==> flow/design.v (excerpt) <==
module subbytes#(
    parameter SBOX_WIDTH = 8,
    parameter SBOX_DEPTH = 256,
    parameter DATA_WIDTH = 16
)(
    input clk,
    input reset_n,
    input sbox_valid, 
    input [SBOX_WIDTH-1:0] sbox_out,
    input tvalid,
    input [DATA_WIDTH-1:0] in,       
    output reg valid,
    output reg [DATA_WIDTH-1:0] out       
);
Size: roughly 5800 cells after synthesis, about 45 I/O pins, roughly 98000 um2 of cells after synthesis.
==> flow/config.mk <==
export PLATFORM = sky130hd
export DESIGN_NAME = subbytes
export DESIGN_NICKNAME = subbytes
export VERILOG_FILES = /design/flow/design.v
export SDC_FILE = /design/flow/constraint.sdc
export NUM_CORES = 4
export LEC_CHECK = 0
export CAP_MARGIN = 20
export CORE_MARGIN = 2
export CORE_UTILIZATION = 72
export CTS_CLUSTER_SIZE = 13
export PLACE_DENSITY_LB_ADDON = 0.03
export SETUP_SLACK_MARGIN = 0.45
export SLEW_MARGIN = 20
==> flow/constraint.sdc <==
create_clock -name core_clock -period 3.24 [get_ports {clk}]
set_input_delay 0.6480 -clock core_clock [delete_from_list [all_inputs] [get_ports {clk}]]
set_output_delay 0.6480 -clock core_clock [all_outputs]
set_load 0.01 [all_outputs]
run.sh (not shown) runs the stock make flow with config.mk's settings and CLKGATE_MAP_FILE=.
The starting point completed with no timing, DRC or antenna violations.
Rerun with:
CAP_MARGIN = 25   (was 20)
CELL_PAD_IN_SITES_GLOBAL_PLACEMENT = 0   (was unset)
CORE_ASPECT_RATIO = 0.8   (was unset)
CTS_CLUSTER_SIZE = 14   (was 13)
GPL_TIMING_DRIVEN = 1   (was unset)
MAX_ROUTING_LAYER = met5   (was unset)
MIN_ROUTING_LAYER = met1   (was unset)
PLACE_DENSITY_LB_ADDON = 0.06   (was 0.03)
SLEW_MARGIN = 35   (was 20)
=>
- die area hardly moves
- total power fell by 0.95%
- routed wire length fell by 2.6%
- utilization barely changes
- setup slack gets worse by 0.039 ns
- register-to-register slack gets worse by 0.13 ns
- non-clock buffer count rose by 1
- sequential cell count is unchanged
Rerun with:
CAP_MARGIN = 20   (was 25)
CELL_PAD_IN_SITES_GLOBAL_PLACEMENT = unset   (was 0)
CORE_ASPECT_RATIO = unset   (was 0.8)
CORE_UTILIZATION = 61   (was 72)
CTS_CLUSTER_SIZE = unset   (was 14)
GPL_TIMING_DRIVEN = unset   (was 1)
MAX_ROUTING_LAYER = unset   (was met5)
MIN_ROUTING_LAYER = unset   (was met1)
PLACE_DENSITY = 0.6   (was unset)
PLACE_DENSITY_LB_ADDON = unset   (was 0.06)
SETUP_SLACK_MARGIN = unset   (was 0.45)
SLEW_MARGIN = 20   (was 35)
clock period = 4.13 ns   (was 3.24 ns; I/O delays follow)
After rerunning:
- The changed run completed with no timing, DRC or antenna violations
- worst setup slack is better by 0.29 ns
- routed wire length goes down by 2.3%
- cell area goes down by 2.9%
- power shrinks by 21%
- final cell count hardly moves
- via count goes down by 8.1%
- clock power drops by 18%
- register-to-register slack gains 0.89 ns
Rerun with:
ABC_AREA = 1   (was unset)
CAP_MARGIN = 25   (was 20)
CELL_PAD_IN_SITES_GLOBAL_PLACEMENT = 0   (was unset)
CORE_ASPECT_RATIO = 0.8   (was unset)
CORE_UTILIZATION = 72   (was 61)
CTS_CLUSTER_DIAMETER = 331   (was unset)
CTS_CLUSTER_SIZE = 14   (was unset)
GPL_ROUTABILITY_DRIVEN = 0   (was unset)
GPL_TIMING_DRIVEN = 1   (was unset)
MAX_ROUTING_LAYER = met5   (was unset)
MIN_ROUTING_LAYER = met1   (was unset)
PLACE_DENSITY = unset   (was 0.6)
PLACE_DENSITY_LB_ADDON = 0.06   (was unset)
SETUP_SLACK_MARGIN = 0.45   (was unset)
SLEW_MARGIN = 35   (was 20)
clock period = 3.24 ns   (was 4.13 ns; I/O delays follow)
What happened: Clock skew fell by 0.015 ns; final cell count rose by 56%; power rose by 17%; register-to-register slack degrades by 0.66 ns; clock power rose by about 3%; area after synthesis rose by 6.4%.

========
== the reference run ==
subbytes again, from the RTL that the note above started with.
Settings: LEC_CHECK=0, CAP_MARGIN=20, CORE_MARGIN=2, CORE_UTILIZATION=72, PLACE_DENSITY_LB_ADDON=0.0, SETUP_SLACK_MARGIN=1.01, SLEW_MARGIN=20; clock period 3.39 ns.
The reference run went all the way through synthesis, placement and routing and the layout is clean on timing, DRC and antenna.
--- input diff the reference run..the trial run ---
# the reference run
export LEC_CHECK = 0
export CAP_MARGIN = 20
export CORE_MARGIN = 2
export CORE_UTILIZATION = 72
export PLACE_DENSITY_LB_ADDON = 0.0
export SETUP_SLACK_MARGIN = 1.01
export SLEW_MARGIN = 20
create_clock -name core_clock -period 3.39 [get_ports {clk}]
# the trial run
export LEC_CHECK = 0
export CAP_MARGIN = 20
export CORE_MARGIN = 2
export CORE_UTILIZATION = 15
export PLACE_DENSITY = 0.6
export SLEW_MARGIN = 20
create_clock -name core_clock -period 5.84 [get_ports {clk}]
### Flow results
In the trial run, the total power draw came out 25000 uW below the value in the reference run. Taking the reference run as the reference, in the trial run count of filler cells inserted in the layout grew by about 1100%, final instance area has decreased, number of buffers inserted during clock tree synthesis went up. The met2 track utilization from global routing in the trial run was lower than what the reference run gave.

========
build 43:
Starting RTL as in the previous note.
// subbytes
module subbytes#(
    parameter SBOX_WIDTH = 8,
    parameter SBOX_DEPTH = 256,
    parameter DATA_WIDTH = 16
)(
    input clk,
    input reset_n,
    input sbox_valid, 
    input [SBOX_WIDTH-1:0] sbox_out,
    input tvalid,
    input [DATA_WIDTH-1:0] in,       
    output reg valid,
    output reg [DATA_WIDTH-1:0] out       
);
    localparam NUM_BYTES = DATA_WIDTH / 8;
    reg [7:0] index;
    reg sbox_ready;
    reg [7:0] sbox_slice [0:NUM_BYTES-1][0:255];
    integer i;
    genvar g;
    always @(posedge clk or negedge reset_n) begin
        if (!reset_n) begin
            index <= 0;
            sbox_ready <= 0;
        end else if (sbox_valid && !sbox_ready) begin
            index <= index + 1;
            if (index == SBOX_DEPTH - 1) sbox_ready <= 1;
        end
    end
    generate
        for (g = 0; g < NUM_BYTES; g = g + 1) begin : MEM_WRITE
            always @(posedge clk) begin
                if (sbox_valid && !sbox_ready) begin
                    sbox_slice[g][index] <= sbox_out;
                end
            end
        end
    endgenerate
    wire [7:0] ram_read_data [0:NUM_BYTES-1];
    generate
        for (g = 0; g < NUM_BYTES; g = g + 1) begin : MEM_ASYNC_READ
            assign ram_read_data[g] = sbox_slice[g][in[g*8 +: 8]];
        end
    endgenerate
  ...
clock: 3.25 ns
lec_check: 0
cap_margin: 20
core_margin: 2
core_utilization: 72
place_density: 0.6
setup_slack_margin: 0.37
slew_margin: 20
Build 43: flow completed, timing, DRC and antenna clean
Inputs modified between build 43 and build 79:
# build 43
export LEC_CHECK = 0
export CAP_MARGIN = 20
export CORE_MARGIN = 2
export CORE_UTILIZATION = 72
export PLACE_DENSITY = 0.6
export SETUP_SLACK_MARGIN = 0.37
export SLEW_MARGIN = 20
create_clock -name core_clock -period 3.25 [get_ports {clk}]
# build 79
export LEC_CHECK = 0
export ABC_AREA = 1
export CAP_MARGIN = 20
export CORE_MARGIN = 2
export CORE_UTILIZATION = 62
export CTS_CLUSTER_DIAMETER = 346
export PLACE_DENSITY = 0.4
export SLEW_MARGIN = 20
create_clock -name core_clock -period 5.29 [get_ports {clk}]
In the flow results for build 79 and build 43, the summed area of non-filler cells in the final layout is smaller on build 79. Power consumption delta for build 79 relative to build 43: about 40% lower. Worst hold slack: build 79 better than build 43. Build 43 → build 79: post-synthesis instance area up 6300 sq um; maximum number of pins on one net before global-route repair up 79%. Taking build 43 as the reference, in build 79 met2 track utilization from global routing fell by 7.8 points; sequential share of layout area rose by 0.95 points; count of clock buffers in the final design rose by 24; setup slack rose by 1.30 ns. Relative to build 43, critical path depth increased by 3 in build 79. Each of the runs, namely build 79 and build 43, reached the end of the flow and came out clean.
diff inputs: build 79 => build 58
# build 79
export LEC_CHECK = 0
export ABC_AREA = 1
export CAP_MARGIN = 20
export CORE_MARGIN = 2
export CORE_UTILIZATION = 62
export CTS_CLUSTER_DIAMETER = 346
export PLACE_DENSITY = 0.4
export SLEW_MARGIN = 20
create_clock -name core_clock -period 5.29 [get_ports {clk}]
# build 58
export LEC_CHECK = 0
export CAP_MARGIN = 25
export CELL_PAD_IN_SITES_GLOBAL_PLACEMENT = 0
export CORE_ASPECT_RATIO = 0.8
export CORE_MARGIN = 6
export CORE_UTILIZATION = 70
export CTS_CLUSTER_SIZE = 14
export GPL_TIMING_DRIVEN = 1
export MAX_ROUTING_LAYER = met5
export MIN_ROUTING_LAYER = met1
export PLACE_DENSITY_LB_ADDON = 0.06
export SETUP_SLACK_MARGIN = 0.45
export SLEW_MARGIN = 35
create_clock -name core_clock -period 3.32 [get_ports {clk}]
Results
Changes observed in build 58 relative to build 79: hold buffer count at CTS climbed 1; buffer and inverter count on the worst path dropped 2; worst-case setup slack after placement dropped 1.54 ns; power per cell area climbed 55%; overall routed net length dropped about 8%. Die width (lower): build 79. From build 79 to build 58 the numbers moved as follows: register-to-register slack went down; worst-case reg-to-reg path depth went up. Re worst hold-check slack: build 79 and build 58 aren't equal, and the lower value belongs to build 58.
> inputs changed (build 58 -> build 54)
# build 58
export LEC_CHECK = 0
export CAP_MARGIN = 25
export CELL_PAD_IN_SITES_GLOBAL_PLACEMENT = 0
export CORE_ASPECT_RATIO = 0.8
export CORE_MARGIN = 6
export CORE_UTILIZATION = 70
export CTS_CLUSTER_SIZE = 14
export GPL_TIMING_DRIVEN = 1
export MAX_ROUTING_LAYER = met5
export MIN_ROUTING_LAYER = met1
export PLACE_DENSITY_LB_ADDON = 0.06
export SETUP_SLACK_MARGIN = 0.45
export SLEW_MARGIN = 35
create_clock -name core_clock -period 3.32 [get_ports {clk}]
# build 54
export LEC_CHECK = 0
export CAP_MARGIN = 20
export CORE_MARGIN = 2
export CORE_UTILIZATION = 45
export PLACE_DENSITY = 0.6
export SLEW_MARGIN = 20
create_clock -name core_clock -period 5.84 [get_ports {clk}]
- Clock skew for build 54: 0.015 ns up relative to build 58
- Build 54: sequential power about 43% below build 58
- Diff build 58 -> build 54 | net switching power | down by more than a quarter
- The cell with the largest stage delay on the worst path comes out a2111oi_1 in one run and nor4b_1 in the other, namely in build 58 and build 54 respectively.
- When the final numbers for build 54 and build 58 were put side by side, the post-route fraction of the period consumed by the critical path turned out to be smaller in build 54.
Power figures rest on the tool's default switching activity, not on a simulated workload.
